Design main, start of the top module:
module main(
    input clk,
    input rst,
    input btnl,
	 input btnd,
	 input btnr,
	 input btnp,
	 input [3:0] speed,
    output [7:0] led,
	 output [6:0] seg,
	 output [3:0] an
    );
Size in the first run: about 1,200 cells after synthesis, roughly 200 flip-flops, about 29 I/O pins, about 0.0088 mm^2 of cells after synthesis.
clock: 10.0 ns
lec_check: 0
abc_area: 1
cap_margin: 20
cell_pad_in_sites_global_placement: 1
core_aspect_ratio: 0.55
core_margin: 7
core_utilization: 40
cts_cluster_diameter: 77
gpl_routability_driven: 0
gpl_timing_driven: 0
hold_slack_margin: 0.24
place_density_lb_addon: 0.02
setup_slack_margin: -0.24
slew_margin: 40
tns_end_percent: 100
run.sh (not shown) runs the stock make flow with config.mk's settings and CLKGATE_MAP_FILE=.
The baseline passed the timing, design-rule and antenna checks.
Then changed:
Settings changed: ABC_AREA 1 to default, CELL_PAD_IN_SITES_GLOBAL_PLACEMENT 1 to default, CORE_ASPECT_RATIO 0.55 to default, CORE_MARGIN 7 to 2, CTS_CLUSTER_DIAMETER 77 to default, GPL_ROUTABILITY_DRIVEN 0 to default, GPL_TIMING_DRIVEN 0 to default, HOLD_SLACK_MARGIN 0.24 to default, PLACE_DENSITY_LB_ADDON 0.02 to default, SETUP_SLACK_MARGIN -0.24 to default, SLEW_MARGIN 40 to 20, TNS_END_PERCENT 100 to default.
Clock period 10.0 ns to 3.49 ns, I/O delays scaled along.
Via count falls by about 10%.
Sequential share of layout area rises by 1.6 points.
Wire length falls by about 17%.
Count of clock-buffer cells in the layout falls by 1.
Cell area falls by about 3.8%.
Power rises to 2.9 times its value.
Then changed:
Settings changed: CORE_UTILIZATION 40 to 30.
Clock period 3.49 ns to 4.05 ns, I/O delays scaled along.
What happened: Non-clock buffer count is unchanged; synthesized cell count does not change; synthesized area does not change; combinational power drops by roughly a tenth; clock-buffer cell count climbs by 1; first-iteration DRC count climbs by well over a third; worst setup slack improves by 500 ps; flip-flop count is unchanged; sequential power drops by roughly a tenth; final area climbs slightly.

========
Starting RTL as in the previous note.
Settings: LEC_CHECK=0, ABC_AREA=1, CAP_MARGIN=20, CORE_MARGIN=2, CORE_UTILIZATION=72, CTS_CLUSTER_DIAMETER=356, CTS_CLUSTER_SIZE=14, HOLD_SLACK_MARGIN=0.29, PLACE_DENSITY_LB_ADDON=0.06, SETUP_SLACK_MARGIN=0.28, SLEW_MARGIN=20; clock period 2.27 ns.
The baseline finished with timing, DRC and antenna clean.
Then changed:
--- a/flow/config.mk
+++ b/flow/config.mk
@@ -7,3 +7,2 @@
 export LEC_CHECK = 0
-export ABC_AREA = 1
 export CAP_MARGIN = 20
@@ -11,7 +10,7 @@
 export CORE_UTILIZATION = 72
-export CTS_CLUSTER_DIAMETER = 356
+export CTS_CLUSTER_DIAMETER = 210
 export CTS_CLUSTER_SIZE = 14
 export HOLD_SLACK_MARGIN = 0.29
-export PLACE_DENSITY_LB_ADDON = 0.06
-export SETUP_SLACK_MARGIN = 0.28
+export PLACE_DENSITY_LB_ADDON = 0.27
+export SETUP_SLACK_MARGIN = 0.4
 export SLEW_MARGIN = 20
==> flow/constraint.sdc (replaced) <==
create_clock -name core_clock -period 2.34 [get_ports {clk}]
set_input_delay 0.4680 -clock core_clock [delete_from_list [all_inputs] [get_ports {clk}]]
set_output_delay 0.4680 -clock core_clock [all_outputs]
set_load 0.01 [all_outputs]
Result:
- die size shrinks by about 3%
- combinational power shrinks by about 15%
- final area grows by about 0.8%
- synthesized cell count shrinks by 20%

========
v19:
main again, from the RTL that the note above started with.
clock: 2.54 ns
lec_check: 0
abc_area: 0
cap_margin: 30
cell_pad_in_sites_global_placement: 0
core_aspect_ratio: 1.02
core_margin: 2
core_utilization: 72
cts_cluster_diameter: 45
max_routing_layer: met4
place_density_lb_addon: 0.19
setup_slack_margin: 0.34
slew_margin: 0
> inputs changed (v19 -> v30)
- clearing CELL_PAD_IN_SITES_GLOBAL_PLACEMENT, which used to be 0
- clearing MAX_ROUTING_LAYER, which used to be met4
- clearing PLACE_DENSITY_LB_ADDON, which used to be 0.19
- swapping 0.34 for -0.19 in SETUP_SLACK_MARGIN
- clearing CORE_ASPECT_RATIO, which used to be 1.02
- swapping 0 for 20 in SLEW_MARGIN
- clearing CTS_CLUSTER_DIAMETER, which used to be 45
- swapping 30 for 20 in CAP_MARGIN
- clearing ABC_AREA, which used to be 0
- swapping 2.54 for 2.34 in the clock period (ns, I/O delays scaled along)
### Flow results
Of the two values seen for class of the worst hold path, in -> reg was produced by v19 and reg -> reg by v30. Changes observed in v30 relative to v19: die extent in x went up, number of cells on the worst reg-to-reg path dropped 2. When v30 is measured against v19, its via count of the first global-routing pass turns out 3.7% lower. From v19 to v30 the numbers moved as follows: detailed-route via count down 334, post-cts gate resize count down 23. Across v19 and v30, a clean result was obtained everywhere but in v30. The layout from v30, despite a flow that completed every stage, fails the layout checks, with the failing checks listed as setup timing. Changes observed in v30 relative to v19: layout filler cell count climbed 5.4%, hold slack now sits higher, met3 track demand over resource in global routing now smaller, register-to-register slack went down by 0.30 ns, global-route wire length before repair now sits lower.

========
main again, from the RTL that the note above started with.
clock: 4.22 ns
lec_check: 0
cap_margin: 20
cell_pad_in_sites_global_placement: 2
core_margin: 2
core_utilization: 58
cts_cluster_diameter: 272
cts_cluster_size: 27
max_routing_layer: met5
min_routing_layer: met1
place_density_lb_addon: 0.12
setup_slack_margin: 0.14
slew_margin: 0
The baseline never finished: it broke off in global placement without I/O (3_1_place_gp_skip_io).
Next try:
- ABC_AREA: unset -> 0
- CAP_MARGIN: 20 -> 30
- CELL_PAD_IN_SITES_GLOBAL_PLACEMENT: 2 -> 0
- CORE_ASPECT_RATIO: unset -> 0.55
- CTS_CLUSTER_DIAMETER: 272 -> unset
- CTS_CLUSTER_SIZE: 27 -> unset
- MAX_ROUTING_LAYER: met5 -> met4
- MIN_ROUTING_LAYER: met1 -> unset
- PLACE_DENSITY_LB_ADDON: 0.12 -> unset
- SETUP_SLACK_MARGIN: 0.14 -> unset
- clock period: 4.22 -> 3.23 ns (I/O delays scaled with it)
Outcome: The new run ran to the end with no violations; synthesized area stays the same; die size is about the same; synthesized cell count is unchanged.
Power is estimated from default activity; no workload was simulated.
